==> violet <==
==> flow/design.v <==
module complex_adder_subtractor #(
    parameter WIDTH=32
) (
    input [WIDTH-1:0] a,
    input [WIDTH-1:0] b,
    input addNotSub,
    output reg [WIDTH-1:0] result
);
    always @(*) begin
        if (addNotSub) begin
            result[WIDTH-1:WIDTH/2] = a[WIDTH-1:WIDTH/2] + b[WIDTH-1:WIDTH/2];
            result[WIDTH/2-1:0] = a[WIDTH/2-1:0] + b[WIDTH/2-1:0];
        end else begin
            result[WIDTH-1:WIDTH/2] = a[WIDTH-1:WIDTH/2] - b[WIDTH-1:WIDTH/2];
            result[WIDTH/2-1:0] = a[WIDTH/2-1:0] - b[WIDTH/2-1:0];
        end
    end
endmodule
module complex_multiplier #(
    parameter WIDTH=32
) (
    input [WIDTH-1:0] a,
    input [WIDTH-1:0] b,
    output [2*WIDTH-1:0] result
);
    wire signed [WIDTH-1:0] a_real = { {(WIDTH/2+1){a[WIDTH/2-1]}}, a[WIDTH/2-1:0] };
    wire signed [WIDTH-1:0] b_real = { {(WIDTH/2+1){b[WIDTH/2-1]}}, b[WIDTH/2-1:0] };
    wire signed [WIDTH-1:0] a_img = { {(WIDTH/2+1){a[WIDTH-1]}}, a[WIDTH-1:WIDTH/2] };
    wire signed [WIDTH-1:0] b_img = { {(WIDTH/2+1){b[WIDTH-1]}}, b[WIDTH-1:WIDTH/2] };
    wire signed [WIDTH-1:0] result_real = a_real * b_real - a_img * b_img;
    wire signed [WIDTH-1:0] result_img = a_real * b_img + a_img * b_real;
    assign result[WIDTH-1:0] = result_real;
    assign result[2*WIDTH-1:WIDTH] = result_img;
endmodule
module complex_mean_square (
    input wire i_clk,
    input wire i_arst,
    input wire i_en,
    input wire [2:0] i_log2_samples,
    input wire        i_valid,
    input wire [31:0] i_y,
    input wire [31:0] i_y_hat,
    output reg        o_valid,
    output reg [63:0] o_data
);
    wire [31:0] y_diff_w;
    wire [63:0] sq_diff_complex_w;
    wire        sq_diff_valid_w;
    wire [63:0] sum_res_w;
    wire [8:0]  num_samples_w = 1 << i_log2_samples;
    reg [8:0]  sample_rx_cnt_r;
    reg [8:0]  sample_proc_cnt_r;
    reg [1:0]  state_r, next_state_r;
    localparam S_IDLE      = 2'b00;
    localparam S_INIT      = 2'b01;
    localparam S_COMPUTING = 2'b10;
    localparam S_FINALIZE  = 2'b11;
    complex_adder_subtractor #(.WIDTH(32)) y_difference_module (
        .a(i_y),
        .b(i_y_hat),
        .addNotSub(1'b0),
        .result(y_diff_w)
    );
    complex_multiplier cpow_calculator (
        .a(y_diff_w),
        .b(y_diff_w),
        .result(sq_diff_complex_w)
    );
    assign sq_diff_valid_w = i_valid;
    complex_adder_subtractor #(.WIDTH(64)) square_sum (
        .a(o_data),  
        .b(sq_diff_complex_w),
        .addNotSub(1'b1),
        .result(sum_res_w)
    );
    always @(posedge i_clk or posedge i_arst) begin
        if (i_arst)
            state_r <= S_IDLE;
        else
            state_r <= next_state_r;
    end
    always @(*) begin
        next_state_r = state_r;
        case (state_r)
            S_IDLE:      if (i_en) next_state_r = S_INIT;
            S_INIT:      next_state_r = S_COMPUTING;
            S_COMPUTING: if (sample_rx_cnt_r == num_samples_w && sample_proc_cnt_r == num_samples_w)
                             next_state_r = S_FINALIZE;
            S_FINALIZE:  next_state_r = S_IDLE;
            default:     next_state_r = S_IDLE;
        endcase
    end
    always @(posedge i_clk or posedge i_arst) begin
        if (i_arst) begin
            o_valid           <= 1'b0;
            o_data            <= 64'b0;
            sample_rx_cnt_r   <= 9'b0;
            sample_proc_cnt_r <= 9'b0;
        end else begin
            o_valid <= 1'b0;  
            case (state_r)
                S_INIT: begin
                    o_data            <= 64'b0;
                    sample_rx_cnt_r   <= 9'b0;
                    sample_proc_cnt_r <= 9'b0;
                end
                S_COMPUTING: begin
                    sample_rx_cnt_r <= sample_rx_cnt_r;
                    sample_proc_cnt_r <= sample_proc_cnt_r;
                    if (i_valid && sample_rx_cnt_r < num_samples_w) begin
                        sample_rx_cnt_r <= sample_rx_cnt_r + 1;
                    end
                    if (sq_diff_valid_w && !(sample_proc_cnt_r == num_samples_w)) begin
                        sample_proc_cnt_r <= sample_proc_cnt_r + 1;
                        o_data <= sum_res_w;
                    end
                end
                S_FINALIZE: begin
					o_valid        <= 1'b1;  
					o_data[31:0]   <= $signed(o_data[31:0]) >>> i_log2_samples;
					o_data[63:32]  <= $signed(o_data[63:32]) >>> i_log2_samples;
                end
            endcase
        end
    end
endmodule
==> flow/run.sh <==
#!/bin/bash
# the make line also repeats each setting of config.mk as NAME=value (left out here)
make -C /OpenROAD-flow-scripts/flow DESIGN_CONFIG=/design/flow/config.mk WORK_HOME=/design/flow/orfs CLKGATE_MAP_FILE= finish
==> flow/config.mk <==
export PLATFORM = sky130hd
export DESIGN_NAME = complex_mean_square
export DESIGN_NICKNAME = complex_mean_square
export VERILOG_FILES = /design/flow/design.v
export SDC_FILE = /design/flow/constraint.sdc
export NUM_CORES = 4
export LEC_CHECK = 0
export ABC_AREA = 1
export CAP_MARGIN = 40
export CELL_PAD_IN_SITES_DETAIL_PLACEMENT = 2
export CORE_ASPECT_RATIO = 0.54
export CORE_MARGIN = 9
export CORE_UTILIZATION = 31
export GPL_ROUTABILITY_DRIVEN = 0
export GPL_TIMING_DRIVEN = 1
export MAX_ROUTING_LAYER = met4
export MIN_ROUTING_LAYER = met2
export PLACE_DENSITY_LB_ADDON = 0.02
export SLEW_MARGIN = 40
export TNS_END_PERCENT = 80
==> flow/constraint.sdc <==
create_clock -name core_clock -period 7.64 [get_ports {i_clk}]
set_input_delay 1.5280 -clock core_clock [delete_from_list [all_inputs] [get_ports {i_clk}]]
set_output_delay 1.5280 -clock core_clock [all_outputs]
set_load 0.01 [all_outputs]
==> raven (differences from violet) <==
==> flow/config.mk (replaced) <==
export PLATFORM = sky130hd
export DESIGN_NAME = complex_mean_square
export DESIGN_NICKNAME = complex_mean_square
export VERILOG_FILES = /design/flow/design.v
export SDC_FILE = /design/flow/constraint.sdc
export NUM_CORES = 4
export LEC_CHECK = 0
export CAP_MARGIN = 20
export CORE_MARGIN = 2
export CORE_UTILIZATION = 57
export SLEW_MARGIN = 20
==> flow/constraint.sdc (replaced) <==
create_clock -name core_clock -period 5.26 [get_ports {i_clk}]
set_input_delay 1.0520 -clock core_clock [delete_from_list [all_inputs] [get_ports {i_clk}]]
set_output_delay 1.0520 -clock core_clock [all_outputs]
set_load 0.01 [all_outputs]
==> lagoon (differences from violet) <==
==> flow/config.mk (replaced) <==
export PLATFORM = sky130hd
export DESIGN_NAME = complex_mean_square
export DESIGN_NICKNAME = complex_mean_square
export VERILOG_FILES = /design/flow/design.v
export SDC_FILE = /design/flow/constraint.sdc
export NUM_CORES = 4
export LEC_CHECK = 0
export CAP_MARGIN = 30
export CORE_MARGIN = 2
export CORE_UTILIZATION = 72
export MAX_ROUTING_LAYER = met4
export SLEW_MARGIN = 20
export TNS_END_PERCENT = 40
==> flow/constraint.sdc (replaced) <==
create_clock -name core_clock -period 10.3 [get_ports {i_clk}]
set_input_delay 2.0600 -clock core_clock [delete_from_list [all_inputs] [get_ports {i_clk}]]
set_output_delay 2.0600 -clock core_clock [all_outputs]
set_load 0.01 [all_outputs]
==> comparison table <==
item                                                                                   raven                lagoon                violet
Metal-1 WL                                                                         45,100 µm             40,000 µm                  0 µm
Post-detailed-route via-to-cell ratio                                                   5.45                  6.26                  7.06
Met2 Resource Use GR                                                                   58.7%                 76.7%                 48.5%
Count of routing violations after the opening detailed-route iteration                 2,108                 4,026                 7,633
Total die size                                                                    66,700 µm²            53,000 µm²           136,000 µm²
Routing usage on met1                                                                  47.2%                 55.3%                    0%
Die boundary width                                                                    258 µm                230 µm                495 µm
Clock tree cell share of total cell area                                              0.651%                0.685%                0.558%
Outcome                                                                      failed layout checks  failed layout checks  failed layout checks
Violated checks                                                         negative setup slack  negative setup slack  negative setup slack
Synthesized chip area reported by yosys                                           36,900 µm²            36,900 µm²            38,100 µm²
Worst-case setup slack after placement                                              -5950 ps              -1730 ps              -3080 ps
